$ cat design.v
module tpumac
 #(parameter BITS_AB=8,
   parameter BITS_C=16)
  (
   input clk, rst_n, WrEn, en,
   input signed [BITS_AB-1:0] Ain,
   input signed [BITS_AB-1:0] Bin,
   input signed [BITS_C-1:0] Cin,
   output reg signed [BITS_AB-1:0] Aout,
   output reg signed [BITS_AB-1:0] Bout,
   output reg signed [BITS_C-1:0] Cout
  );
  reg signed [BITS_C-1:0] Mult;
  reg [BITS_C-1:0] Adder, CMux;
  assign Mult = Ain * Bin;
  assign Adder = Mult + Cout;
  assign CMux = WrEn ? Cin : Adder;
  always@(posedge clk, negedge rst_n) begin
	if (!rst_n) begin
		Aout <= '0;
		Bout <= '0;
		Cout <= '0;
	end
	else if (en) begin
		Aout <= Ain;
		Bout <= Bin;
		Cout <= CMux;
	end
  end
endmodule
$ cat run.sh
#!/bin/bash
# the make line also repeats each setting of config.mk as NAME=value (left out here)
make -C /OpenROAD-flow-scripts/flow DESIGN_CONFIG=/design/flow/config.mk WORK_HOME=/design/flow/orfs CLKGATE_MAP_FILE= finish
$ cat config.mk
export PLATFORM = sky130hd
export DESIGN_NAME = tpumac
export DESIGN_NICKNAME = tpumac
export VERILOG_FILES = /design/flow/design.v
export SDC_FILE = /design/flow/constraint.sdc
export NUM_CORES = 4
export LEC_CHECK = 0
export CAP_MARGIN = 10
export CORE_MARGIN = 2
export CORE_UTILIZATION = 70
export CTS_CLUSTER_DIAMETER = 43
export CTS_CLUSTER_SIZE = 31
export PLACE_DENSITY_LB_ADDON = 0.28
export SETUP_SLACK_MARGIN = 0.55
export SLEW_MARGIN = 20
$ cat constraint.sdc
create_clock -name core_clock -period 2.25 [get_ports {clk}]
set_input_delay 0.4500 -clock core_clock [delete_from_list [all_inputs] [get_ports {clk}]]
set_output_delay 0.4500 -clock core_clock [all_outputs]
set_load 0.01 [all_outputs]
==> Slide: Implementation Results, run 1 <==
Key Metrics from the Run

Synthesis
  • Cell Type Count: 33
  • Top cells by count: inv_1, fa_1, ha_1
  • Top cell type by total area after synthesis: fa_1
  • Mapped Avg Cell Area: 10.3 µm²
  • YS chip area: 4180 µm²
  • Post-Synthesis Cells: 406
  • Flops out of synthesis: 32
  • Post-synthesis xor/xnor area fraction: 0.0398
  • Count of library flops with an enable pin: 0
  • Count leader, synth: inv_1
  • Synth mux share: 0.0622
  • Synth Area in Compound Gates: 0.0658
  • Syn Nets: 550
  • Post-Syn Area: 4180 µm²
  • Synth area leaders: fa_1, dfrtp_1, ha_1
  • Yosys adder share: 0.450
  • Yosys warning tally: 4
  • Sequential fraction of the synthesis area: 0.191
  • Yosys Instances: 406
  • Dominant register cell: dfrtp_1
  • Post-synth ARST share: 1.00
  • Simple-Gate Area Share: 0.113
  • Area share, top type: 0.340
  • Top comb family, area: adder cells

Die
  • Die Y: 81.3 µm
  • Pre-Place Util: 0.715
  • Core region area: 5850 µm²
  • Die area: 6610 µm²
  • Num rows: 28
  • I/O pins: 68
  • Die width: 81.3 µm

Place
  • Port bufs: 67
  • GPL Wtd Cong: 0.871
  • DPL Wire Length: 10600 µm
  • Cell Area, Placed: 5450 µm²

Outcome
  • Last stage reached: 4_1_cts
  • Stop err: [ERROR DPL-0038] Utilization greater than 100%, impossible to legalize
  • Status: did not finish
-- stage by stage --
| step | setup WS (ps) | hold WS (ps) | util | cells | TNS [ps] |
|---|---|---|---|---|---|
| after detailed placement | -3140 | 500 | 0.931 | 601 | -36440 |
| after global placement | -2850 | 489 | 0.931 | 601 | -32780 |
| after floorplan | -2210 | 154 | - | 406 | -23100 |
==> inputs of run 2 (changes only) <==
Settings changed: ABC_AREA set to 1, CAP_MARGIN 10 to 20, CELL_PAD_IN_SITES_DETAIL_PLACEMENT set to 1, CORE_ASPECT_RATIO set to 0.73, CORE_UTILIZATION 70 to 33, CTS_CLUSTER_DIAMETER 43 to 124, CTS_CLUSTER_SIZE 31 to not set, GPL_TIMING_DRIVEN set to 1, MAX_ROUTING_LAYER set to met5, MIN_ROUTING_LAYER set to met1, PLACE_DENSITY_LB_ADDON 0.28 to 0.24, SETUP_SLACK_MARGIN 0.55 to 0.71, SLEW_MARGIN 20 to 30.
Clock period 2.25 ns to 3.65 ns, I/O delays scaled along.
==> Slide: Implementation Results, run 2 <==
Implementation Results

Outcome
  • Status: complete, but fails checks
  • Failed Checks: negative setup slack

Run
  • Max-Cap Viols: 0
  • Tool warning count: 30

Synthesis
  • Post-synth ARST share: 1.00
  • Count leader, synth: nand2_1
  • Cell Type Count: 32
  • Post-synthesis xor/xnor area fraction: 0.0137
  • Sequential fraction of the synthesis area: 0.179
  • Synth Area in Compound Gates: 0.0557
  • Syn Nets: 709
  • Yosys warning tally: 4
  • Top cells by count: nand2_1, inv_1, fa_1
  • YS chip area: 4470 µm²
  • Dominant register cell: dfrtp_1
  • Area share, top type: 0.318
  • Synth mux share: 0
  • Post-Synthesis Cells: 565
  • Yosys adder share: 0.421
  • Simple-Gate Area Share: 0.202
  • Top comb family, area: adder cells
  • Flops out of synthesis: 32
  • Mapped Avg Cell Area: 7.91 µm²
  • Top cell type by total area after synthesis: fa_1
  • Count of library flops with an enable pin: 0
  • Post-Syn Area: 4470 µm²
  • Yosys Instances: 565
  • Synth area leaders: fa_1, dfrtp_1, nand2_1

Setup path
  • Max stage delay cell, worst path: fa_1
  • CP Max Fanout: 5
  • Delay-heaviest family, CP: adder cells
  • Max stage delay on crit path: 530 ps
  • Reg-to-reg startpoint: Cout[6]
  • WP depth: 18
  • Depth of the most critical reg-to-reg path: 19
  • CP Class: input port to flop
  • CP endpoint: Cout[10]
  • R2r setup slk: -720 ps
  • Crit end category: flop
  • Most common cell on crit path: fa_1
  • CP required: 3830 ps
  • Critical path buffers and inverters: 3
  • Worst EP arrival: 4750 ps
  • Source of the critical timing path: Ain[0]
  • Worst path cell trace: buf_8 -> or2_4 -> fa_1 -> fa_1 -> inv_2 -> fa_1 -> fa_1 -> fa_1 -> ha_4 -> a21oi_4 -> nand2_2 -> nand2_2 -> inv_2 -> o21ai_2 -> a21o_1 -> nand3_2 -> nand2_2 -> nand2_2
  • Worst setup SP type: input port
  • Reg2Reg Capture Point: Cout[10]

Global routing
  • GRT overflow: 0
  • Number of global-route vias before repair: 4653
  • Largest net degree at the start of global routing: 34
  • Overall routing resource usage: 0.212
  • First-pass GRT wire length: 23900 µm
  • Initial antenna violation count: 0

Place
  • Pre-CTS setup slack: -1740 ps
  • Cell Area, Placed: 6010 µm²
  • Port bufs: 67
  • GPL Wtd Cong: 0.899
  • DPL Wire Length: 11200 µm

CTS
  • Clock transition at path regs: 60 ps
  • CTS Buffer Depth: 2
  • CTS Buf Count: 5
  • CTS tree: done
  • H-tree Lvls: 2
  • Clock Latency Late Sink: 290 ps
  • Clk sink count: 32
  • Root Driver: clkbuf_16
  • Hold Buf Count CTS: 0

STA
  • Final hold violations: 0
  • Slew Limit Fails: 0
  • Number of setup violations in the final report: 11
  • RSZ-0062 raised after global routing: yes
  • Max_slew headroom: 0.462
  • Skew final: 6.23 ps
  • Tmin final: 4570 ps
  • Final Cycle Share: 1.25
  • Slew @ Worst Pin: 806 ps
  • Final WS setup: -922 ps
  • FMAX: 0.219 GHz

Routing
  • Remaining DRCs: 0
  • Via count: 4128
  • Diode count: 0
  • Via/cell ratio: 4.74
  • Drt pass-1 iters: 4
  • DR WL/cell: 17.1 µm
  • Antenna-violating nets left: 0
  • Initial DRC Count: 161
  • Total routed wirelength: 14900 µm

Die
  • Die width: 140 µm
  • Die area: 14500 µm²
  • Core region area: 13300 µm²
  • Pre-Place Util: 0.336
  • I/O pins: 68
  • Die Y: 103 µm
  • Num rows: 36

Hold path
  • Min-Delay Path Class: flop to flop
  • Hold Crit Depth: 2
  • Worst hold start: Bout[1]
  • Hold Path End: Bout[1]

Final layout
  • Net count, final: 843
  • Design area: 6740 µm²
  • Area grow syn2layout: 50.8%
run 2: what timing repair did:
item,CTS,global route
cloned,0,0
buffers inserted,12,11
resized,98,93
endpoints found under the setup margin,14,13
pin swaps,36,72
endpoints found under the hold margin,0,0
run 2: layout make-up:
class                   count  area (µm²)
fillers                  1530        6550
multi-input cells         385        3690
clock inverters             3        23.8
flip-flops and latches     32         801
well taps                 171         214
clock buffers               5         125
repair buffers            151        1410
inverters                 124         482
run 2: metal layers:
| layer | share of wire | GRT usage |
|---|---|---|
| met1 | 0.43 | 0.271 |
| met2 | 0.51 | 0.388 |
| met5 | 0 | 0 |
| met4 | 0.024 | 0.0513 |
| met3 | 0.036 | 0.0299 |
run 2: stage by stage:
step                instances   util  TNS (ps)  hold slack, ps
floorplan                 565      -     -7650             434
global placement          840  0.452    -16470             453
detailed placement        840  0.452    -17680             457
CTS                       860  0.482     -9140             474
global route              871  0.507    -10130             514
finish                    871  0.507     -8330             469
==> inputs of run 3 (changes only) <==
Settings changed: ABC_AREA 1 to not set, CELL_PAD_IN_SITES_DETAIL_PLACEMENT 1 to not set, CORE_ASPECT_RATIO 0.73 to not set, CORE_UTILIZATION 33 to 68, CTS_CLUSTER_DIAMETER 124 to 43, CTS_CLUSTER_SIZE set to 37, GPL_TIMING_DRIVEN 1 to not set, MAX_ROUTING_LAYER met5 to not set, MIN_ROUTING_LAYER met1 to not set, PLACE_DENSITY_LB_ADDON 0.24 to not set, SETUP_SLACK_MARGIN 0.71 to not set, SLEW_MARGIN 30 to 20.
Clock period 3.65 ns to 4.84 ns, I/O delays scaled along.
==> Slide: Implementation Results, run 3 <==
Key Metrics from the Run

Outcome
  • Status: did not finish
  • Last stage reached: 5_1_grt
  • Stop err: [ERROR GRT-0116] Global routing finished with congestion. Check the congestion regions in the DRC Viewer.

Synthesis
  • Post-synthesis xor/xnor area fraction: 0.0398
  • Post-synth ARST share: 1.00
  • Sequential fraction of the synthesis area: 0.191
  • Yosys warning tally: 4
  • Post-Synthesis Cells: 406
  • Top comb family, area: adder cells
  • Synth mux share: 0.0622
  • Top cells by count: inv_1, fa_1, ha_1
  • Mapped Avg Cell Area: 10.3 µm²
  • Dominant register cell: dfrtp_1
  • Syn Nets: 550
  • Top cell type by total area after synthesis: fa_1
  • Count leader, synth: inv_1
  • Yosys adder share: 0.450
  • Synth Area in Compound Gates: 0.0658
  • Area share, top type: 0.340
  • Simple-Gate Area Share: 0.113
  • Post-Syn Area: 4180 µm²
  • Flops out of synthesis: 32
  • Yosys Instances: 406
  • Cell Type Count: 33
  • YS chip area: 4180 µm²
  • Synth area leaders: fa_1, dfrtp_1, ha_1
  • Count of library flops with an enable pin: 0

Place
  • Pre-CTS setup slack: -1080 ps
  • Dpl cells: 583
  • Cell Area, Placed: 5290 µm²
  • GPL Wtd Cong: 0.884
  • DPL Wire Length: 8660 µm
  • Port bufs: 67

CTS
  • H-tree Lvls: 2
  • Hold Buf Count CTS: 0
  • Clk sink count: 32
  • Root Driver: clkbuf_8
  • CTS Buffer Depth: 2
  • CTS Buf Count: 5

Global routing
  • GRT overflow: 2
  • Overall routing resource usage: 0.609

Die
  • Pre-Place Util: 0.706
  • I/O pins: 68
  • Die area: 6790 µm²
  • Die Y: 82.4 µm
  • Num rows: 28
  • Die width: 82.4 µm
  • Core region area: 5920 µm²
## run 3: per-layer routing
metal,overflow,GRT usage
met4,1,0.627
met2,1,0.854
met5,0,0
met3,0,0.366
met1,0,0.596
## run 3: what timing repair did
| item | 4_1_cts |
|---|---|
| endpoints found under the setup margin | 10 |
| cloned | 0 |
| buffers inserted | 8 |
| gates resized | 122 |
| pin swaps | 44 |
## run 3: metrics by stage
step | util
after global placement | 0.893
after floorplan | -
after detailed placement | 0.893
after CTS | 0.957
==> inputs of run 4 (changes only) <==
Settings changed: ABC_AREA set to 1, CORE_UTILIZATION 68 to 59, CTS_CLUSTER_DIAMETER 43 to not set, CTS_CLUSTER_SIZE 37 to not set.
Clock period 4.84 ns to 5.3 ns, I/O delays scaled along.
==> Slide: Implementation Results, run 4 <==
Implementation Results

Synthesis
  • Post-synthesis xor/xnor area fraction: 0.0137
  • Top comb family, area: adder cells
  • Synth area leaders: fa_1, dfrtp_1, nand2_1
  • Count leader, synth: nand2_1
  • Top cell type by total area after synthesis: fa_1
  • Count of library flops with an enable pin: 0
  • Synth mux share: 0
  • Sequential fraction of the synthesis area: 0.179
  • Yosys Instances: 565
  • Cell Type Count: 32
  • Post-Synthesis Cells: 565
  • Yosys warning tally: 4
  • Top cells by count: nand2_1, inv_1, fa_1
  • Mapped Avg Cell Area: 7.91 µm²
  • Syn Nets: 709
  • Dominant register cell: dfrtp_1
  • Simple-Gate Area Share: 0.202
  • Post-Syn Area: 4470 µm²
  • Flops out of synthesis: 32
  • Area share, top type: 0.318
  • Post-synth ARST share: 1.00
  • Yosys adder share: 0.421
  • YS chip area: 4470 µm²
  • Synth Area in Compound Gates: 0.0557

Setup path
  • Crit end category: flop
  • Worst EP arrival: 5370 ps
  • Depth of the most critical reg-to-reg path: 20
  • Most common cell on crit path: fa_1
  • Reg2Reg Capture Point: Cout[11]
  • Max stage delay cell, worst path: fa_1
  • R2r setup slk: 990 ps
  • CP Max Fanout: 5
  • Source of the critical timing path: Ain[3]
  • Max stage delay on crit path: 570 ps
  • CP Class: input port to flop
  • Critical path buffers and inverters: 3
  • Delay-heaviest family, CP: adder cells
  • Worst path cell trace: dlygate4sd2_1 -> nand2_1 -> fa_1 -> fa_1 -> inv_1 -> fa_1 -> fa_1 -> fa_1 -> ha_4 -> nand2_4 -> inv_2 -> nand2_1 -> nand2_2 -> a21oi_4 -> o21ai_2 -> or2_1 -> nand3_1 -> nand2_1 -> nand2_1
  • Worst setup SP type: input port
  • Reg-to-reg startpoint: Cout[6]
  • WP depth: 19
  • CP endpoint: Cout[11]
  • CP required: 5530 ps

Routing
  • Antenna-violating nets left: 0
  • Remaining DRCs: 0
  • Drt pass-1 iters: 4
  • Via count: 3966
  • DR WL/cell: 15.0 µm
  • Diode count: 0
  • Total routed wirelength: 11600 µm
  • Via/cell ratio: 5.14
  • Initial DRC Count: 208

Die
  • Die area: 8290 µm²
  • I/O pins: 68
  • Die Y: 91.0 µm
  • Num rows: 31
  • Core region area: 7290 µm²
  • Pre-Place Util: 0.613
  • Die width: 91.0 µm

CTS
  • CTS tree: done
  • Hold Buf Count CTS: 0
  • H-tree Lvls: 2
  • Root Driver: clkbuf_8
  • Clock transition at path regs: 70 ps
  • CTS Buf Count: 5
  • Clock Latency Late Sink: 290 ps
  • CTS Buffer Depth: 2
  • Clk sink count: 32

Outcome
  • Status: no timing/DRC/antenna violations

Run
  • Max-Cap Viols: 0
  • Tool warning count: 29

STA
  • Final Cycle Share: 0.971
  • Number of setup violations in the final report: 0
  • Final hold violations: 0
  • Max_slew headroom: 0.307
  • Final WS setup: 154 ps
  • Skew final: 4.90 ps
  • Slew @ Worst Pin: 1040 ps
  • Slew Limit Fails: 0
  • Tmin final: 5150 ps
  • FMAX: 0.194 GHz

Final layout
  • Area grow syn2layout: 29.9%
  • Final design utilization: 0.796
  • Net count, final: 816

Global routing
  • First-pass GRT wire length: 19600 µm
  • GRT overflow: 0
  • Initial antenna violation count: 0
  • Largest net degree at the start of global routing: 34
  • Overall routing resource usage: 0.298
  • Number of global-route vias before repair: 4287

Hold path
  • Hold Path End: Aout[2]
  • Worst hold start: Aout[2]
  • Hold Crit Depth: 2
  • Min-Delay Path Class: flop to flop

Place
  • Port bufs: 67
  • DPL Wire Length: 9310 µm
  • Pre-CTS setup slack: -440 ps
  • GPL Wtd Cong: 0.855
## run 4: stage by stage
| stage | hold slack (ps) | TNS (ps) | area [µm²] | instances |
|---|---|---|---|---|
| global route | 501 | -25.9 | 5810 | 771 |
| detailed placement | 458 | -3250 | 5560 | 759 |
| global placement | 452 | -2490 | 5560 | 759 |
| finish | 474 | 0 | 5810 | 771 |
| CTS | 476 | 0 | 5680 | 766 |
| floorplan | 506 | 0 | 4470 | 565 |
## run 4: final cells by class
| cell class | count | area, µm² |
|---|---|---|
| Sequential cell | 32 | 801 |
| Timing Repair Buffer | 124 | 1130 |
| Tap cell | 99 | 124 |
| Clock inverter | 1 | 5.00 |
| Inverter | 124 | 470 |
| Clock buffer | 6 | 72.6 |
| Multi-Input combinational cell | 385 | 3210 |
| Fill cell | 514 | 1490 |
## run 4: routing by layer
metal	global-route usage	up-vias	share of wire
li1	-	1884	-
met1	0.362	1926	0.39
met2	0.549	130	0.54
met3	0.0398	26	0.044
met4	0.0934	0	0.022
met5	0	-	0
## run 4: timing repair
| action | 4_1_cts | 5_1_grt |
|---|---|---|
| gates resized | 20 | 27 |
| setup buffers | 0 | 5 |
| endpoints found under the setup margin | 8 | 8 |
| pin swaps | 10 | 10 |
==> inputs of run 5 (changes only) <==
Settings changed: CORE_UTILIZATION 59 to 62, TNS_END_PERCENT set to 10.
Clock period 5.3 ns to 3.54 ns, I/O delays scaled along.
==> Slide: Implementation Results, run 5 <==
Implementation Results

Global routing
  • Grt peak-use layer: met2
  • Routing usage on met2: 0.592
  • First-pass GRT wire length: 19600 µm
  • Met3 usage: 0.0480
  • Overall routing resource usage: 0.327
  • Largest net degree at the start of global routing: 33
  • GRT overflow: 0
  • Initial antenna violation count: 0
  • Number of global-route vias before repair: 4307
  • Met1 Usage GRT: 0.385

Synthesis
  • Synth mux share: 0
  • Top cell type by total area after synthesis: fa_1
  • Post-Syn Area: 4470 µm²
  • Synth Area in Compound Gates: 0.0557
  • Post-Synthesis Cells: 565
  • YS chip area: 4470 µm²
  • Synth area leaders: fa_1, dfrtp_1, nand2_1
  • Post-synthesis xor/xnor area fraction: 0.0137
  • Yosys warning tally: 4
  • Sequential fraction of the synthesis area: 0.179
  • Syn Nets: 709
  • Area share, top type: 0.318
  • Yosys adder share: 0.421
  • Count leader, synth: nand2_1
  • Dominant register cell: dfrtp_1
  • Flops out of synthesis: 32
  • Post-synth ARST share: 1.00
  • Mapped Avg Cell Area: 7.91 µm²
  • Cell Type Count: 32
  • Yosys Instances: 565
  • Top cells by count: nand2_1, inv_1, fa_1
  • Top comb family, area: adder cells
  • Count of library flops with an enable pin: 0
  • Simple-Gate Area Share: 0.202

Final layout
  • Comb. cell area: 3530 µm²
  • Register area: 801 µm²
  • Area grow syn2layout: 40.7%
  • Net count, final: 838
  • # fillers: 282

Routing
  • Remaining DRCs: 0
  • Initial DRC Count: 396
  • Via count: 4861
  • Drt pass-1 iters: 6
  • Via/cell ratio: 6.15
  • DR WL/cell: 21.6 µm
  • Diode count: 0
  • Total routed wirelength: 17000 µm
  • Antenna-violating nets left: 0

STA
  • Min Hold Slack: 473 ps
  • Slew @ Worst Pin: 1130 ps
  • Tmin final: 4790 ps
  • Setup TNS: -10910 ps
  • FMAX: 0.209 GHz
  • Skew final: 6.44 ps
  • Final WS setup: -1250 ps
  • Max_slew headroom: 0.243
  • Final Cycle Share: 1.35
  • Number of setup violations in the final report: 12
  • Slew Limit Fails: 0
  • Final hold violations: 0
  • RSZ-0062 raised after global routing: yes

Die
  • Die Y: 88.9 µm
  • Die area: 7910 µm²
  • Num rows: 30
  • I/O pins: 68
  • Core region area: 6870 µm²
  • Die width: 88.9 µm
  • Pre-Place Util: 0.651

Setup path
  • R2r setup slk: -950 ps
  • Most common cell on crit path: fa_1
  • Reg2Reg Capture Point: Cout[15]
  • CP required: 3720 ps
  • Source of the critical timing path: Bin[6]
  • CP endpoint: Cout[13]
  • Max stage delay cell, worst path: fa_1
  • Worst setup SP type: input port
  • WP depth: 20
  • CP Class: input port to flop
  • Reg-to-reg startpoint: Cout[6]
  • Worst path cell trace: clkbuf_2 -> buf_6 -> buf_4 -> nand2_2 -> inv_2 -> fa_1 -> inv_2 -> fa_1 -> inv_1 -> fa_1 -> fa_1 -> ha_4 -> ha_4 -> nand2_2 -> nor2_1 -> nand3_1 -> nand4_1 -> nand3_1 -> o211ai_1 -> nand2_1
  • Worst EP arrival: 4980 ps
  • Crit end category: flop
  • Max stage delay on crit path: 600 ps
  • Critical path buffers and inverters: 6
  • CP Max Fanout: 6
  • Depth of the most critical reg-to-reg path: 19
  • Delay-heaviest family, CP: adder cells

Outcome
  • Failed Checks: negative setup slack
  • Status: complete, but fails checks

CTS
  • CTS tree: done
  • Clock Latency Late Sink: 300 ps
  • Clock transition at path regs: 70 ps
  • CTS Buf Count: 5
  • CTS Buffer Depth: 2
  • Root Driver: clkbuf_8
  • Clk sink count: 32
  • Hold Buf Count CTS: 0
  • H-tree Lvls: 2

Hold path
  • Min-Delay Path Class: flop to flop
  • Hold Path End: Aout[4]
  • Hold Crit Depth: 2
  • Worst hold start: Aout[4]

Run
  • Tool warning count: 32
  • Max-Cap Viols: 0

Place
  • DPL Wire Length: 9430 µm
  • Port bufs: 67
  • GPL Wtd Cong: 0.884
## run 5: layout make-up
class,instances,area share
Multi-Input combinational cell,385,0.561
Clock buffer,6,0.0115
Clock inverter,1,0.000795
Timing Repair Buffer,146,0.204
Sequential cell,32,0.127
Inverter,124,0.0766
Tap cell,96,0.0191
## run 5: what timing repair did
action                                 in CTS  in global routing
resized                                    77                100
endpoints found under the hold margin       0                  0
setup buffers                               3                 16
pin swaps                                  25                 58
setup endpoints to repair                  13                 12
## run 5: per-layer routing
layer / vias to the layer above / wire [µm]
li1: 1931 / -
met1: 2277 / 5490
met2: 471 / 8230
met3: 182 / 1610
met4: 0 / 1710
met5: - / 0
## run 5: stage by stage
| step | utilization | cell area (µm²) | cells | setup WS [ps] |
|---|---|---|---|---|
| final | 0.916 | 6290 | 790 | -1250 |
| after global routing | 0.916 | 6290 | 790 | -1390 |
| after CTS | 0.856 | 5880 | 774 | -1120 |
| after detailed placement | 0.829 | 5700 | 764 | -1830 |
| after global placement | 0.829 | 5700 | 764 | -1730 |
| after floorplan | - | 4570 | 565 | -1070 |
==> inputs of run 6 (changes only) <==
Settings changed: CORE_UTILIZATION 62 to 68, CTS_CLUSTER_SIZE set to 98, TNS_END_PERCENT 10 to not set.
Clock period 3.54 ns to 4.88 ns, I/O delays scaled along.
==> Slide: Implementation Results, run 6 <==
Implementation Results

CTS
  • Root Driver: clkbuf_8
  • CTS Buffer Depth: 2
  • Clock transition at path regs: 80 ps
  • CTS Buf Count: 5
  • H-tree Lvls: 2
  • Hold Buf Count CTS: 0
  • CTS tree: done
  • Clock Latency Late Sink: 320 ps
  • Clk sink count: 32

Synthesis
  • Synth area leaders: fa_1, dfrtp_1, nand2_1
  • Synth mux share: 0
  • Post-Synthesis Cells: 565
  • Area share, top type: 0.318
  • Syn Nets: 709
  • Count of library flops with an enable pin: 0
  • Post-synthesis xor/xnor area fraction: 0.0137
  • Yosys adder share: 0.421
  • Cell Type Count: 32
  • YS chip area: 4470 µm²
  • Sequential fraction of the synthesis area: 0.179
  • Post-synth ARST share: 1.00
  • Post-Syn Area: 4470 µm²
  • Yosys Instances: 565
  • Flops out of synthesis: 32
  • Mapped Avg Cell Area: 7.91 µm²
  • Top comb family, area: adder cells
  • Dominant register cell: dfrtp_1
  • Top cells by count: nand2_1, inv_1, fa_1
  • Synth Area in Compound Gates: 0.0557
  • Count leader, synth: nand2_1
  • Simple-Gate Area Share: 0.202
  • Yosys warning tally: 4
  • Top cell type by total area after synthesis: fa_1

Die
  • Die area: 7240 µm²
  • Num rows: 29
  • Die Y: 85.1 µm
  • Die width: 85.1 µm
  • Core region area: 6350 µm²
  • I/O pins: 68
  • Pre-Place Util: 0.704

STA
  • Number of setup violations in the final report: 9
  • Final hold violations: 0
  • Slew Limit Fails: 0
  • Slew @ Worst Pin: 1190 ps
  • Skew final: 13.7 ps
  • Final WS setup: -402 ps
  • FMAX: 0.189 GHz
  • Final Cycle Share: 1.08
  • Min Hold Slack: 472 ps
  • RSZ-0062 raised after global routing: yes
  • Tmin final: 5280 ps
  • Setup TNS: -2360 ps
  • Max_slew headroom: 0.207

Place
  • GPL Wtd Cong: 0.981
  • Dpl cells: 737
  • Port bufs: 67
  • DPL Wire Length: 9850 µm
  • Cell Area, Placed: 5600 µm²
  • Pre-CTS setup slack: -792 ps

Global routing
  • Overall routing resource usage: 0.432
  • First-pass GRT wire length: 23900 µm
  • Number of global-route vias before repair: 5033
  • Largest net degree at the start of global routing: 34
  • Initial antenna violation count: 0
  • GRT overflow: 0

Setup path
  • Max stage delay on crit path: 610 ps
  • Max stage delay cell, worst path: fa_1
  • WP depth: 24
  • Depth of the most critical reg-to-reg path: 19
  • CP required: 5090 ps
  • CP endpoint: Cout[15]
  • Worst path cell trace: clkbuf_4 -> nand2_4 -> clkinvlp_4 -> buf_12 -> fa_1 -> inv_1 -> fa_1 -> inv_1 -> fa_1 -> inv_1 -> fa_1 -> inv_1 -> ha_4 -> ha_4 -> nand2_2 -> inv_1 -> a21oi_1 -> nand2_1 -> nor2_2 -> inv_1 -> nand2_1 -> nand3_2 -> nand2_1 -> nand2_1
  • Source of the critical timing path: Ain[7]
  • Reg-to-reg startpoint: Cout[6]
  • Crit end category: flop
  • Delay-heaviest family, CP: adder cells
  • Reg2Reg Capture Point: Cout[9]
  • Worst EP arrival: 5490 ps
  • Most common cell on crit path: inv_1
  • Worst setup SP type: input port
  • Critical path buffers and inverters: 9
  • CP Class: input port to flop
  • R2r setup slk: 120 ps
  • CP Max Fanout: 8

Routing
  • Diode count: 0
  • Total routed wirelength: 20300 µm
  • Antenna-violating nets left: 0
  • DR WL/cell: 26.9 µm
  • Via count: 5258
  • Remaining DRCs: 0
  • Initial DRC Count: 763
  • Drt pass-1 iters: 10
  • Via/cell ratio: 6.98

Run
  • Tool warning count: 33
  • Max-Cap Viols: 0

Hold path
  • Min-Delay Path Class: flop to flop
  • Worst hold start: Aout[3]
  • Hold Crit Depth: 2
  • Hold Path End: Aout[3]

Outcome
  • Status: complete, but fails checks
  • Failed Checks: negative setup slack

Final layout
  • Comb. cell area: 3440 µm²
  • # fillers: 167
  • Final Non-Filler Cells: 753
  • Final design utilization: 0.950
  • Design area: 6030 µm²
  • Register area: 801 µm²
  • Area grow syn2layout: 35.0%
  • Net count, final: 819
-- run 6: area by class of cell --
| cell class | count | share of cell area |
|---|---|---|
| Multi-Input combinational cell | 385 | 0.571 |
| Timing Repair Buffer | 127 | 0.186 |
| Sequential cell | 32 | 0.133 |
| Inverter | 124 | 0.0796 |
| Tap cell | 77 | 0.0160 |
| Clock buffer | 8 | 0.0149 |
-- run 6: what timing repair did --
item                       CTS  global route
setup endpoints to repair   10             9
setup buffers                5             3
resized                     74            73
pin swaps                   29            53
-- run 6: layer usage --
| layer | GRT usage | up-vias | part of all wire |
|---|---|---|---|
| met5 | 0 | - | 0 |
| met4 | 0.313 | 0 | 0.13 |
| met3 | 0.0953 | 313 | 0.15 |
| li1 | - | 1895 | - |
| met2 | 0.756 | 720 | 0.44 |
| met1 | 0.456 | 2330 | 0.28 |
==> inputs of run 7 (changes only) <==
Settings changed: ABC_AREA 1 to not set, CAP_MARGIN 20 to 0, CTS_CLUSTER_DIAMETER set to 27, CTS_CLUSTER_SIZE 98 to 36.
Clock period 4.88 ns to 4.95 ns, I/O delays scaled along.
==> Slide: Implementation Results, run 7 <==
Implementation Results

Die
  • Num rows: 28
  • Die area: 6790 µm²
  • Die width: 82.4 µm
  • Core region area: 5920 µm²
  • Pre-Place Util: 0.706
  • I/O pins: 68
  • Die Y: 82.4 µm

STA
  • Tmin final: 5490 ps
  • Slew @ Worst Pin: 1130 ps
  • Max_slew headroom: 0.243
  • RSZ-0062 raised after global routing: yes
  • Final hold violations: 0
  • Min Hold Slack: 518 ps
  • Setup TNS: -2200 ps
  • Number of setup violations in the final report: 8
  • Skew final: 5.12 ps
  • FMAX: 0.182 GHz
  • Final Cycle Share: 1.11
  • Slew Limit Fails: 0
  • Final WS setup: -538 ps

CTS
  • CTS Buf Count: 5
  • CTS Buffer Depth: 2
  • Root Driver: clkbuf_8
  • H-tree Lvls: 2
  • CTS tree: done
  • Hold Buf Count CTS: 0
  • Clock transition at path regs: 70 ps
  • Clock Latency Late Sink: 290 ps
  • Clk sink count: 32

Synthesis
  • Area share, top type: 0.340
  • Mapped Avg Cell Area: 10.3 µm²
  • Simple-Gate Area Share: 0.113
  • Top comb family, area: adder cells
  • Sequential fraction of the synthesis area: 0.191
  • Post-Synthesis Cells: 406
  • Post-Syn Area: 4180 µm²
  • Yosys adder share: 0.450
  • Post-synthesis xor/xnor area fraction: 0.0398
  • Top cells by count: inv_1, fa_1, ha_1
  • Flops out of synthesis: 32
  • Count of library flops with an enable pin: 0
  • Dominant register cell: dfrtp_1
  • Synth area leaders: fa_1, dfrtp_1, ha_1
  • Syn Nets: 550
  • Top cell type by total area after synthesis: fa_1
  • Count leader, synth: inv_1
  • Yosys Instances: 406
  • YS chip area: 4180 µm²
  • Synth Area in Compound Gates: 0.0658
  • Yosys warning tally: 4
  • Post-synth ARST share: 1.00
  • Cell Type Count: 33
  • Synth mux share: 0.0622

Global routing
  • GRT overflow: 0
  • Number of global-route vias before repair: 4002
  • Overall routing resource usage: 0.420
  • First-pass GRT wire length: 20200 µm
  • Largest net degree at the start of global routing: 52
  • Initial antenna violation count: 0

Hold path
  • Min-Delay Path Class: flop to flop
  • Hold Crit Depth: 1
  • Worst hold start: Aout[1]
  • Hold Path End: Aout[1]

Setup path
  • Worst EP arrival: 5600 ps
  • Depth of the most critical reg-to-reg path: 17
  • Delay-heaviest family, CP: adder cells
  • Reg-to-reg startpoint: Cout[6]
  • Source of the critical timing path: Ain[6]
  • CP Max Fanout: 7
  • Reg2Reg Capture Point: Cout[15]
  • R2r setup slk: 110 ps
  • CP endpoint: Cout[15]
  • CP required: 5060 ps
  • Worst setup SP type: input port
  • CP Class: input port to flop
  • Most common cell on crit path: fa_1
  • Max stage delay on crit path: 590 ps
  • Crit end category: flop
  • WP depth: 17
  • Max stage delay cell, worst path: fa_1
  • Worst path cell trace: clkdlybuf4s15_2 -> buf_4 -> nand2_1 -> fa_1 -> inv_1 -> fa_1 -> fa_1 -> fa_1 -> ha_4 -> ha_4 -> buf_6 -> o211ai_1 -> nand2b_1 -> o211ai_1 -> a31oi_1 -> xnor2_1 -> o221ai_1
  • Critical path buffers and inverters: 4

Final layout
  • Final design utilization: 0.949
  • Comb. cell area: 3360 µm²
  • Area grow syn2layout: 34.3%
  • Net count, final: 661
  • # fillers: 156
  • Register area: 801 µm²

Routing
  • Initial DRC Count: 529
  • Remaining DRCs: 0
  • Antenna-violating nets left: 0
  • Drt pass-1 iters: 5
  • Total routed wirelength: 17300 µm
  • Diode count: 0
  • Via count: 4026
  • DR WL/cell: 29.3 µm
  • Via/cell ratio: 6.80

Run
  • Tool warning count: 32
  • Max-Cap Viols: 0

Outcome
  • Failed Checks: negative setup slack
  • Status: complete, but fails checks

Place
  • GPL Wtd Cong: 0.868
  • Pre-CTS setup slack: -905 ps
  • Port bufs: 67
  • DPL Wire Length: 8370 µm
-- run 7: per-stage QoR --
| stage | instance area [µm²] | cells |
|---|---|---|
| finish | 5620 | 592 |
| global route | 5620 | 592 |
| CTS | 5460 | 588 |
| detailed placement | 5260 | 580 |
| global placement | 5260 | 580 |
| floorplan | 4250 | 406 |
-- run 7: area by class of cell --
class,instances,area share
sequential,32,0.143
clock buffer,6,0.0129
tap,75,0.0167
inverter,75,0.0503
clock inverter,1,0.000891
timing repair buffer,115,0.178
multi-input combinational,288,0.598
-- run 7: what timing repair did --
item | in CTS | in global routing
pin swaps | 29 | 35
buffers inserted | 1 | 4
setup endpoints to repair | 10 | 8
resized | 85 | 42
-- run 7: layer usage --
layer / wire [µm] / track usage / up-vias / part of all wire
met1: 5300 / 0.456 / 1941 / 0.31
met2: 8110 / 0.712 / 386 / 0.47
li1: - / - / 1498 / -
met5: 0 / 0 / - / 0
met4: 2060 / 0.328 / 0 / 0.12
met3: 1850 / 0.0880 / 201 / 0.11
==> inputs of run 8 (changes only) <==
Settings changed: ABC_AREA set to 1, CAP_MARGIN 0 to 20, CORE_UTILIZATION 68 to 30, CTS_CLUSTER_DIAMETER 27 to 297, CTS_CLUSTER_SIZE 36 to 100, PLACE_DENSITY_LB_ADDON set to 0.29, SLEW_MARGIN 20 to 10, TNS_END_PERCENT set to 35.
Clock period 4.95 ns to 3.67 ns, I/O delays scaled along.
==> Slide: Implementation Results, run 8 <==
Implementation Results

Synthesis
  • Top cell type by total area after synthesis: fa_1
  • Count of library flops with an enable pin: 0
  • Synth Area in Compound Gates: 0.0557
  • Simple-Gate Area Share: 0.202
  • Synth mux share: 0
  • Area share, top type: 0.318
  • Synth area leaders: fa_1, dfrtp_1, nand2_1
  • Dominant register cell: dfrtp_1
  • Count leader, synth: nand2_1
  • YS chip area: 4470 µm²
  • Sequential fraction of the synthesis area: 0.179
  • Post-Synthesis Cells: 565
  • Syn Nets: 709
  • Yosys warning tally: 4
  • Yosys adder share: 0.421
  • Flops out of synthesis: 32
  • Cell Type Count: 32
  • Yosys Instances: 565
  • Top cells by count: nand2_1, inv_1, fa_1
  • Post-Syn Area: 4470 µm²
  • Post-synth ARST share: 1.00
  • Post-synthesis xor/xnor area fraction: 0.0137
  • Top comb family, area: adder cells
  • Mapped Avg Cell Area: 7.91 µm²

CTS
  • Clock Latency Late Sink: 290 ps
  • CTS Buf Count: 5
  • Clock transition at path regs: 70 ps
  • Clk sink count: 32
  • Root Driver: clkbuf_16
  • CTS Buffer Depth: 2
  • CTS tree: done
  • H-tree Lvls: 2
  • Hold Buf Count CTS: 0

Global routing
  • Number of global-route vias before repair: 4192
  • Largest net degree at the start of global routing: 34
  • Overall routing resource usage: 0.159
  • First-pass GRT wire length: 20400 µm
  • GRT overflow: 0
  • Initial antenna violation count: 0

STA
  • Min Hold Slack: 471 ps
  • Final WS setup: -950 ps
  • Final hold violations: 0
  • Number of setup violations in the final report: 12
  • Final Cycle Share: 1.26
  • Setup TNS: -8290 ps
  • Slew Limit Fails: 0
  • FMAX: 0.216 GHz
  • Slew @ Worst Pin: 738 ps
  • Max_slew headroom: 0.507
  • Skew final: 5.78 ps
  • Tmin final: 4620 ps
  • RSZ-0062 raised after global routing: yes

Setup path
  • Worst setup SP type: input port
  • Max stage delay on crit path: 540 ps
  • Delay-heaviest family, CP: adder cells
  • Critical path buffers and inverters: 4
  • R2r setup slk: -630 ps
  • Most common cell on crit path: fa_1
  • Source of the critical timing path: Ain[0]
  • Max stage delay cell, worst path: fa_1
  • WP depth: 19
  • Reg-to-reg startpoint: Cout[6]
  • CP Class: input port to flop
  • CP Max Fanout: 4
  • CP required: 3850 ps
  • Worst EP arrival: 4800 ps
  • Reg2Reg Capture Point: Cout[9]
  • Depth of the most critical reg-to-reg path: 20
  • Crit end category: flop
  • Worst path cell trace: buf_2 -> or2_4 -> fa_1 -> fa_1 -> inv_2 -> fa_1 -> fa_1 -> fa_1 -> ha_4 -> nand2_4 -> inv_2 -> nand2_2 -> nand2_2 -> a21oi_4 -> buf_6 -> xor2_1 -> nand2_1 -> o211ai_1 -> nand2_1
  • CP endpoint: Cout[9]

Outcome
  • Status: complete, but fails checks
  • Failed Checks: negative setup slack

Routing
  • Via/cell ratio: 4.46
  • Total routed wirelength: 11800 µm
  • Initial DRC Count: 148
  • Diode count: 0
  • DR WL/cell: 13.5 µm
  • Antenna-violating nets left: 0
  • Drt pass-1 iters: 5
  • Remaining DRCs: 0
  • Via count: 3892

Run
  • Max-Cap Viols: 0
  • Tool warning count: 30

Die
  • Num rows: 44
  • Core region area: 14500 µm²
  • Die Y: 126 µm
  • Die area: 15900 µm²
  • I/O pins: 68
  • Die width: 126 µm
  • Pre-Place Util: 0.308

Final layout
  • Area grow syn2layout: 41.3%
  • Net count, final: 832
  • Final design utilization: 0.435
  • # fillers: 1461
  • Final Non-Filler Cells: 873
  • Design area: 6320 µm²

Place
  • Pre-CTS setup slack: -1830 ps
  • Port bufs: 67
  • Cell Area, Placed: 5960 µm²
  • DPL Wire Length: 9800 µm
  • GPL Wtd Cong: 0.855
  • Dpl cells: 860

Hold path
  • Hold Path End: Aout[6]
  • Min-Delay Path Class: flop to flop
  • Worst hold start: Aout[6]
  • Hold Crit Depth: 2
## run 8: timing repair
action                                  in CTS  in global routing
hold endpoints to repair                     0                  0
pin swaps                                   15                 37
endpoints found under the setup margin      13                 12
buffers inserted                             4                  1
gates resized                               73                 46
## run 8: layout make-up
type	count	area, µm²	area share
clock buffer	6	129	0.0204
clock inverter	2	35.0	0.00554
inverter	124	484	0.0766
multi-input combinational	385	3420	0.541
sequential	32	801	0.127
tap	184	230	0.0364
timing repair buffer	140	1220	0.193
## run 8: routing by layer
layer	vias to the layer above	track usage	share of wire
li1	1920	-	-
met1	1879	0.212	0.45
met2	79	0.271	0.50
met3	14	0.0251	0.037
met4	0	0.0388	0.014
met5	-	0	0
==> inputs of run 9 (changes only) <==
Settings changed: CORE_UTILIZATION 30 to 60, CTS_CLUSTER_DIAMETER 297 to not set, CTS_CLUSTER_SIZE 100 to not set, PLACE_DENSITY_LB_ADDON 0.29 to not set, SLEW_MARGIN 10 to 20, TNS_END_PERCENT 35 to not set.
Clock period 3.67 ns to 2.22 ns, I/O delays scaled along.
==> Slide: Implementation Results, run 9 <==
Implementation Results

Outcome
  • Status: complete, but fails checks
  • Failed Checks: negative setup slack

STA
  • Max_slew headroom: 0.660
  • FMAX: 0.218 GHz
  • Tmin final: 4600 ps
  • Final hold violations: 0
  • Slew Limit Fails: 0
  • Final Cycle Share: 2.07
  • RSZ-0062 raised after global routing: yes
  • Slew @ Worst Pin: 510 ps
  • Number of setup violations in the final report: 14
  • Skew final: 3.19 ps
  • Final WS setup: -2380 ps

Setup path
  • Delay-heaviest family, CP: adder cells
  • R2r setup slk: -2290 ps
  • Crit end category: flop
  • Max stage delay cell, worst path: fa_1
  • Depth of the most critical reg-to-reg path: 19
  • Worst path cell trace: clkdlybuf4s15_1 -> nand2_2 -> fa_1 -> fa_1 -> inv_2 -> fa_2 -> fa_1 -> fa_2 -> ha_4 -> a21oi_4 -> nand2_2 -> nand2_2 -> inv_2 -> o21ai_2 -> a21o_1 -> nand3_2 -> nand2_1 -> nand2_1
  • Worst setup SP type: input port
  • CP Max Fanout: 5
  • WP depth: 18
  • Reg2Reg Capture Point: Cout[10]
  • Worst EP arrival: 4800 ps
  • CP Class: input port to flop
  • Reg-to-reg startpoint: Cout[6]
  • CP required: 2420 ps
  • Critical path buffers and inverters: 3
  • Max stage delay on crit path: 670 ps
  • CP endpoint: Cout[10]
  • Source of the critical timing path: Bin[6]

Final layout
  • Net count, final: 846
  • Design area: 6650 µm²
  • # fillers: 269
  • Area grow syn2layout: 48.8%

Die
  • Die Y: 90.3 µm
  • Die area: 8160 µm²
  • Pre-Place Util: 0.616
  • I/O pins: 68
  • Num rows: 31
  • Die width: 90.3 µm
  • Core region area: 7250 µm²

Routing
  • Initial DRC Count: 591
  • Remaining DRCs: 0
  • Drt pass-1 iters: 6
  • Via count: 4932
  • Via/cell ratio: 6.15
  • Antenna-violating nets left: 0
  • Diode count: 0
  • DR WL/cell: 23.2 µm
  • Total routed wirelength: 18600 µm

Global routing
  • First-pass GRT wire length: 25200 µm
  • Initial antenna violation count: 0
  • Number of global-route vias before repair: 5100
  • Overall routing resource usage: 0.400
  • Largest net degree at the start of global routing: 33
  • GRT overflow: 0

CTS
  • Root Driver: clkbuf_8
  • CTS tree: done
  • Clock transition at path regs: 80 ps
  • Clock Latency Late Sink: 310 ps
  • Clk sink count: 32
  • CTS Buffer Depth: 2
  • CTS Buf Count: 5
  • H-tree Lvls: 2

Synthesis
  • YS chip area: 4470 µm²
  • Dominant register cell: dfrtp_1
  • Post-Syn Area: 4470 µm²
  • Syn Nets: 709
  • Mapped Avg Cell Area: 7.91 µm²
  • Synth area leaders: fa_1, dfrtp_1, nand2_1
  • Yosys Instances: 565
  • Count leader, synth: nand2_1
  • Top cell type by total area after synthesis: fa_1
  • Sequential fraction of the synthesis area: 0.179
  • Yosys warning tally: 4
  • Yosys adder share: 0.421
  • Post-Synthesis Cells: 565
  • Post-synth ARST share: 1.00
  • Post-synthesis xor/xnor area fraction: 0.0137
  • Area share, top type: 0.318
  • Flops out of synthesis: 32
  • Simple-Gate Area Share: 0.202
  • Synth Area in Compound Gates: 0.0557
  • Synth mux share: 0
  • Cell Type Count: 32
  • Top cells by count: nand2_1, inv_1, fa_1
  • Count of library flops with an enable pin: 0
  • Top comb family, area: adder cells

Hold path
  • Min-Delay Path Class: flop to flop
  • Hold Crit Depth: 2
  • Worst hold start: Bout[4]
  • Hold Path End: Bout[4]

Place
  • GPL Wtd Cong: 0.917
  • Pre-CTS setup slack: -2830 ps
  • DPL Wire Length: 10400 µm
  • Port bufs: 67
  • Cell Area, Placed: 5950 µm²

Run
  • Max-Cap Viols: 0
  • Tool warning count: 32
[run 9: repair_timing]
action                     in CTS  in global routing
pin swaps                      31                 73
buffers inserted               13                 12
setup endpoints to repair      14                 14
hold buffers                    0                  0
resized                        91                101
[run 9: area by class of cell]
cell class	count	area, µm²	share of cell area
clock buffer	6	72.6	0.0109
clock inverter	2	35.0	0.00527
inverter	124	479	0.0720
multi-input combinational	385	3700	0.556
sequential	32	801	0.120
tap	99	124	0.0186
timing repair buffer	154	1440	0.217
[run 9: per-stage QoR]
| stage | utilization | instances | hold slack [ps] | TNS [ps] |
|---|---|---|---|---|
| after floorplan | - | 565 | 148 | -21790 |
| after global placement | 0.821 | 772 | 452 | -31720 |
| after detailed placement | 0.821 | 772 | 458 | -33540 |
| after CTS | 0.863 | 793 | 476 | -23320 |
| after global routing | 0.917 | 802 | 508 | -27080 |
| final | 0.917 | 802 | 485 | -25540 |
[run 9: routing by layer]
layer  vias up  global-route usage  part of all wire
met5         -                   0                 0
met4         0               0.272             0.097
met3       186              0.0760              0.10
met2       477               0.694              0.48
met1      2315               0.446              0.32
li1       1954                   -                 -
==> inputs of run 10 (changes only) <==
Settings changed: CORE_UTILIZATION 60 to 66, CTS_CLUSTER_DIAMETER set to 398, CTS_CLUSTER_SIZE set to 73, HOLD_SLACK_MARGIN set to 0.29, SETUP_SLACK_MARGIN set to -0.24.
Clock period 2.22 ns to 4.04 ns, I/O delays scaled along.
==> Slide: Implementation Results, run 10 <==
Key Metrics from the Run

Outcome
  • Status: did not finish
  • Last stage reached: 5_1_grt
  • Stop err: [ERROR GRT-0116] Global routing finished with congestion. Check the congestion regions in the DRC Viewer.

CTS
  • Clk sink count: 32
  • CTS Buffer Depth: 2
  • CTS Buf Count: 5
  • Hold Buf Count CTS: 0
  • Root Driver: clkbuf_8
  • H-tree Lvls: 2

Synthesis
  • Post-Syn Area: 4470 µm²
  • Sequential fraction of the synthesis area: 0.179
  • Yosys Instances: 565
  • Count of library flops with an enable pin: 0
  • Post-synthesis xor/xnor area fraction: 0.0137
  • Post-synth ARST share: 1.00
  • Yosys warning tally: 4
  • Yosys adder share: 0.421
  • Synth area leaders: fa_1, dfrtp_1, nand2_1
  • Flops out of synthesis: 32
  • Syn Nets: 709
  • Synth Area in Compound Gates: 0.0557
  • Count leader, synth: nand2_1
  • Dominant register cell: dfrtp_1
  • Cell Type Count: 32
  • Mapped Avg Cell Area: 7.91 µm²
  • Top comb family, area: adder cells
  • Simple-Gate Area Share: 0.202
  • Top cells by count: nand2_1, inv_1, fa_1
  • Synth mux share: 0
  • Top cell type by total area after synthesis: fa_1
  • YS chip area: 4470 µm²
  • Area share, top type: 0.318
  • Post-Synthesis Cells: 565

Global routing
  • GRT overflow: 20
  • Overall routing resource usage: 0.742

Place
  • DPL Wire Length: 12100 µm
  • Port bufs: 67
  • Dpl cells: 743
  • Cell Area, Placed: 5790 µm²
  • GPL Wtd Cong: 0.874

Die
  • Die area: 7450 µm²
  • Die Y: 86.3 µm
  • Pre-Place Util: 0.692
  • I/O pins: 68
  • Num rows: 29
  • Die width: 86.3 µm
  • Core region area: 6460 µm²
[run 10: routing by layer]
| layer | GRT usage | GRT overflow |
|---|---|---|
| met5 | 0.0140 | 0 |
| met4 | 0.834 | 10 |
| met3 | 0.545 | 0 |
| met2 | 0.951 | 10 |
| met1 | 0.710 | 0 |
[run 10: metrics by stage]
stage	setup WS, ps	TNS [ps]	hold WS [ps]
2_1_floorplan	-592	-4850	506
3_3_place_gp	-1360	-12970	454
3_5_place_dp	-1470	-15530	458
4_1_cts	-857	-7020	475
[run 10: timing repair]
action / 4_1_cts
resized: 129
endpoints found under the setup margin: 12
buffers inserted: 11
pin swaps: 45
==> inputs of run 11 (changes only) <==
Settings changed: ABC_AREA 1 to not set, CORE_UTILIZATION 66 to 70, CTS_CLUSTER_DIAMETER 398 to 43, CTS_CLUSTER_SIZE 73 to 31, HOLD_SLACK_MARGIN 0.29 to not set, MAX_ROUTING_LAYER set to met4, PLACE_DENSITY_LB_ADDON set to 0.28, SETUP_SLACK_MARGIN -0.24 to 0.17.
Clock period 4.04 ns to 3.11 ns, I/O delays scaled along.
==> Slide: Implementation Results, run 11 <==
Key Metrics from the Run

Synthesis
  • Area share, top type: 0.340
  • Synth mux share: 0.0622
  • Post-Syn Area: 4180 µm²
  • Top cells by count: inv_1, fa_1, ha_1
  • Top comb family, area: adder cells
  • Cell Type Count: 33
  • Yosys Instances: 406
  • Post-synthesis xor/xnor area fraction: 0.0398
  • Yosys warning tally: 4
  • Flops out of synthesis: 32
  • Mapped Avg Cell Area: 10.3 µm²
  • Synth area leaders: fa_1, dfrtp_1, ha_1
  • YS chip area: 4180 µm²
  • Post-Synthesis Cells: 406
  • Syn Nets: 550
  • Post-synth ARST share: 1.00
  • Dominant register cell: dfrtp_1
  • Yosys adder share: 0.450
  • Synth Area in Compound Gates: 0.0658
  • Count of library flops with an enable pin: 0
  • Simple-Gate Area Share: 0.113
  • Sequential fraction of the synthesis area: 0.191
  • Top cell type by total area after synthesis: fa_1
  • Count leader, synth: inv_1

Die
  • Num rows: 28
  • Pre-Place Util: 0.715
  • I/O pins: 68
  • Core region area: 5850 µm²
  • Die area: 6610 µm²
  • Die width: 81.3 µm
  • Die Y: 81.3 µm

Place
  • DPL Wire Length: 9930 µm
  • Pre-CTS setup slack: -2490 ps
  • Port bufs: 67
  • GPL Wtd Cong: 0.943
  • Dpl cells: 600
  • Cell Area, Placed: 5430 µm²

Outcome
  • Stop err: [ERROR DPL-0038] Utilization greater than 100%, impossible to legalize
  • Last stage reached: 4_1_cts
  • Status: did not finish
run 11: metrics by stage:
stage	hold WS, ps	utilization	TNS, ps
3_5_place_dp	496	0.929	-26410
3_3_place_gp	489	0.929	-23260
2_1_floorplan	326	-	-14240
==> inputs of run 12 (changes only) <==
Settings changed: ABC_AREA set to 1, CORE_UTILIZATION 70 to 68, CTS_CLUSTER_DIAMETER 43 to not set, CTS_CLUSTER_SIZE 31 to 98, MAX_ROUTING_LAYER met4 to not set, PLACE_DENSITY_LB_ADDON 0.28 to not set, SETUP_SLACK_MARGIN 0.17 to 1.27, TNS_END_PERCENT set to 10.
Clock period 3.11 ns to 5.52 ns, I/O delays scaled along.
==> Slide: Implementation Results, run 12 <==
Implementation Results

CTS
  • H-tree Lvls: 2
  • Root Driver: clkbuf_8
  • Clock transition at path regs: 80 ps
  • CTS Buffer Depth: 2
  • CTS tree: done
  • Clk sink count: 32
  • CTS Buf Count: 5
  • Clock Latency Late Sink: 300 ps

Routing
  • Total routed wirelength: 18300 µm
  • Initial DRC Count: 623
  • DR WL/cell: 24.5 µm
  • Via count: 4949
  • Antenna-violating nets left: 0
  • Diode count: 0
  • Via/cell ratio: 6.61
  • Remaining DRCs: 0
  • Drt pass-1 iters: 8

Hold path
  • Hold Crit Depth: 2
  • Min-Delay Path Class: flop to flop
  • Hold Path End: Bout[2]
  • Worst hold start: Bout[2]

Synthesis
  • Area share, top type: 0.318
  • Mapped Avg Cell Area: 7.91 µm²
  • Syn Nets: 709
  • Count of library flops with an enable pin: 0
  • Top cells by count: nand2_1, inv_1, fa_1
  • Yosys Instances: 565
  • Post-synthesis xor/xnor area fraction: 0.0137
  • Yosys adder share: 0.421
  • Count leader, synth: nand2_1
  • Post-Synthesis Cells: 565
  • Yosys warning tally: 4
  • Simple-Gate Area Share: 0.202
  • Flops out of synthesis: 32
  • Top cell type by total area after synthesis: fa_1
  • Synth mux share: 0
  • Top comb family, area: adder cells
  • Cell Type Count: 32
  • Sequential fraction of the synthesis area: 0.179
  • Dominant register cell: dfrtp_1
  • Synth area leaders: fa_1, dfrtp_1, nand2_1
  • YS chip area: 4470 µm²
  • Post-Syn Area: 4470 µm²
  • Post-synth ARST share: 1.00
  • Synth Area in Compound Gates: 0.0557

Setup path
  • Max stage delay cell, worst path: fa_1
  • Reg-to-reg startpoint: Cout[6]
  • CP required: 5720 ps
  • Crit end category: flop
  • Worst path cell trace: buf_8 -> clkinv_4 -> buf_4 -> buf_4 -> buf_4 -> buf_4 -> buf_4 -> nor2_2 -> fa_1 -> fa_1 -> fa_1 -> fa_1 -> ha_4 -> ha_4 -> a21oi_4 -> o21ai_0 -> nand2_1 -> nand2_1 -> nor2_2 -> inv_1 -> nand2_1 -> nand3_2 -> nand2_1 -> nand2_1
  • WP depth: 24
  • R2r setup slk: 840 ps
  • CP Class: input port to flop
  • Source of the critical timing path: Bin[7]
  • Worst setup SP type: input port
  • CP endpoint: Cout[15]
  • Depth of the most critical reg-to-reg path: 19
  • Reg2Reg Capture Point: Cout[10]
  • CP Max Fanout: 3
  • Delay-heaviest family, CP: adder cells
  • Max stage delay on crit path: 590 ps
  • Worst EP arrival: 5570 ps
  • Critical path buffers and inverters: 8

Place
  • Pre-CTS setup slack: -278 ps
  • GPL Wtd Cong: 0.960
  • Port bufs: 67
  • DPL Wire Length: 9460 µm
  • Dpl cells: 727

Global routing
  • Largest net degree at the start of global routing: 34
  • GRT overflow: 0
  • Number of global-route vias before repair: 4858
  • Initial antenna violation count: 0
  • First-pass GRT wire length: 24500 µm
  • Overall routing resource usage: 0.446

STA
  • Min Hold Slack: 489 ps
  • Final WS setup: 150 ps
  • Skew final: 5.53 ps
  • Number of setup violations in the final report: 0
  • Max_slew headroom: 0.528
  • Final hold violations: 0
  • Setup TNS: 0 ps
  • FMAX: 0.186 GHz
  • Tmin final: 5370 ps
  • Slew @ Worst Pin: 707 ps
  • Final Cycle Share: 0.973
  • RSZ-0062 raised after global routing: yes
  • Slew Limit Fails: 0

Die
  • I/O pins: 68
  • Pre-Place Util: 0.704
  • Die Y: 85.1 µm
  • Num rows: 29
  • Core region area: 6350 µm²
  • Die area: 7240 µm²
  • Die width: 85.1 µm

Final layout
  • Net count, final: 815
  • Final Non-Filler Cells: 749
  • Final design utilization: 0.931
  • Register area: 801 µm²
  • Comb. cell area: 3360 µm²
  • # fillers: 208
  • Area grow syn2layout: 32.3%

Run
  • Max-Cap Viols: 0
  • Tool warning count: 32

Outcome
  • Status: no timing/DRC/antenna violations
-- run 12: through the flow --
stage / instance area (µm²)
2_1_floorplan: 4570
3_3_place_gp: 5540
3_5_place_dp: 5540
4_1_cts: 5770
5_1_grt: 5910
6_report: 5910
-- run 12: cell type report --
| type | count | area share |
|---|---|---|
| Inverter | 124 | 0.0812 |
| Multi-Input combinational cell | 385 | 0.569 |
| Clock buffer | 6 | 0.0123 |
| Tap cell | 77 | 0.0163 |
| Sequential cell | 32 | 0.135 |
| Clock inverter | 2 | 0.00592 |
| Timing Repair Buffer | 123 | 0.180 |
-- run 12: layer usage --
| layer | track usage | wire length [µm] |
|---|---|---|
| met3 | 0.0944 | 2500 |
| met2 | 0.732 | 8300 |
| met4 | 0.338 | 2190 |
| met5 | 0 | 0 |
| met1 | 0.510 | 5340 |
-- run 12: repair_timing --
action | CTS | global route
endpoints found under the setup margin | 12 | 12
setup buffers | 10 | 3
pin swaps | 22 | 27
hold buffers | 0 | 0
resized | 58 | 64
gates cloned | 0 | 0
==> inputs of run 13 (changes only) <==
Settings changed: CORE_UTILIZATION 68 to 72, CTS_CLUSTER_SIZE 98 to not set, SETUP_SLACK_MARGIN 1.27 to not set, TNS_END_PERCENT 10 to not set.
Clock period 5.52 ns to 4.45 ns, I/O delays scaled along.
==> Slide: Implementation Results, run 13 <==
Key Metrics from the Run

Outcome
  • Status: did not finish
  • Last stage reached: 4_1_cts
  • Stop err: [ERROR DPL-0038] Utilization greater than 100%, impossible to legalize

Synthesis
  • Synth area leaders: fa_1, dfrtp_1, nand2_1
  • Count of library flops with an enable pin: 0
  • Post-Synthesis Cells: 565
  • Dominant register cell: dfrtp_1
  • Flops out of synthesis: 32
  • Post-synth ARST share: 1.00
  • Cell Type Count: 32
  • Synth mux share: 0
  • Yosys Instances: 565
  • Count leader, synth: nand2_1
  • Sequential fraction of the synthesis area: 0.179
  • Post-synthesis xor/xnor area fraction: 0.0137
  • Top cells by count: nand2_1, inv_1, fa_1
  • Top comb family, area: adder cells
  • Mapped Avg Cell Area: 7.91 µm²
  • Syn Nets: 709
  • Top cell type by total area after synthesis: fa_1
  • YS chip area: 4470 µm²
  • Synth Area in Compound Gates: 0.0557
  • Yosys warning tally: 4
  • Area share, top type: 0.318
  • Post-Syn Area: 4470 µm²
  • Simple-Gate Area Share: 0.202
  • Yosys adder share: 0.421

Die
  • Core region area: 5960 µm²
  • Pre-Place Util: 0.751
  • Die area: 6860 µm²
  • Num rows: 28
  • Die Y: 82.8 µm
  • Die width: 82.8 µm
  • I/O pins: 68

Place
  • GPL Wtd Cong: 0.911
  • Port bufs: 67
  • DPL Wire Length: 13200 µm
  • Pre-CTS setup slack: -1400 ps
  • Cell Area, Placed: 5730 µm²
[run 13: per-stage QoR]
stage	hold slack, ps	cells	utilization
3_3_place_gp	452	735	0.963
2_1_floorplan	506	565	-
3_5_place_dp	469	735	0.963
==> inputs of run 14 (changes only) <==
Settings changed: CORE_UTILIZATION 72 to 68, CTS_CLUSTER_SIZE set to 98.
Clock period 4.45 ns to 4.81 ns, I/O delays scaled along.
==> Slide: Implementation Results, run 14 <==
Key Metrics from the Run

CTS
  • H-tree Lvls: 2
  • CTS Buf Count: 5
  • Root Driver: clkbuf_8
  • Clk sink count: 32
  • Hold Buf Count CTS: 0
  • CTS Buffer Depth: 2

Die
  • Die width: 85.1 µm
  • Die Y: 85.1 µm
  • Num rows: 29
  • Core region area: 6350 µm²
  • Pre-Place Util: 0.704
  • Die area: 7240 µm²
  • I/O pins: 68

Synthesis
  • Post-synth ARST share: 1.00
  • Top cell type by total area after synthesis: fa_1
  • Post-Syn Area: 4470 µm²
  • Flops out of synthesis: 32
  • Yosys adder share: 0.421
  • Synth mux share: 0
  • Yosys warning tally: 4
  • Post-Synthesis Cells: 565
  • Top cells by count: nand2_1, inv_1, fa_1
  • Mapped Avg Cell Area: 7.91 µm²
  • Area share, top type: 0.318
  • Syn Nets: 709
  • Dominant register cell: dfrtp_1
  • Count leader, synth: nand2_1
  • Post-synthesis xor/xnor area fraction: 0.0137
  • Count of library flops with an enable pin: 0
  • Cell Type Count: 32
  • Synth area leaders: fa_1, dfrtp_1, nand2_1
  • Yosys Instances: 565
  • Top comb family, area: adder cells
  • Synth Area in Compound Gates: 0.0557
  • Simple-Gate Area Share: 0.202
  • YS chip area: 4470 µm²
  • Sequential fraction of the synthesis area: 0.179

Place
  • GPL Wtd Cong: 0.932
  • Pre-CTS setup slack: -951 ps
  • Dpl cells: 736
  • DPL Wire Length: 10400 µm
  • Port bufs: 67

Global routing
  • Overall routing resource usage: 0.718
  • GRT overflow: 49

Outcome
  • Last stage reached: 5_1_grt
  • Status: did not finish
  • Stop err: [ERROR GRT-0232] Routing congestion too high. Check the congestion heatmap in the GUI.
[run 14: per-layer routing]
layer | track usage | GRT overflow
met1 | 0.732 | 0
met2 | 0.949 | 31
met3 | 0.442 | 1
met4 | 0.760 | 17
met5 | 0.0839 | 0
[run 14: timing repair]
item                                    4_1_cts
endpoints found under the setup margin       11
gates resized                                83
buffers inserted                              7
pin swaps                                    23
[run 14: through the flow]
stage	instance area (µm²)	setup TNS (ps)
after CTS	5910	-307
after detailed placement	5660	-8180
after global placement	5660	-6080
after floorplan	4660	0
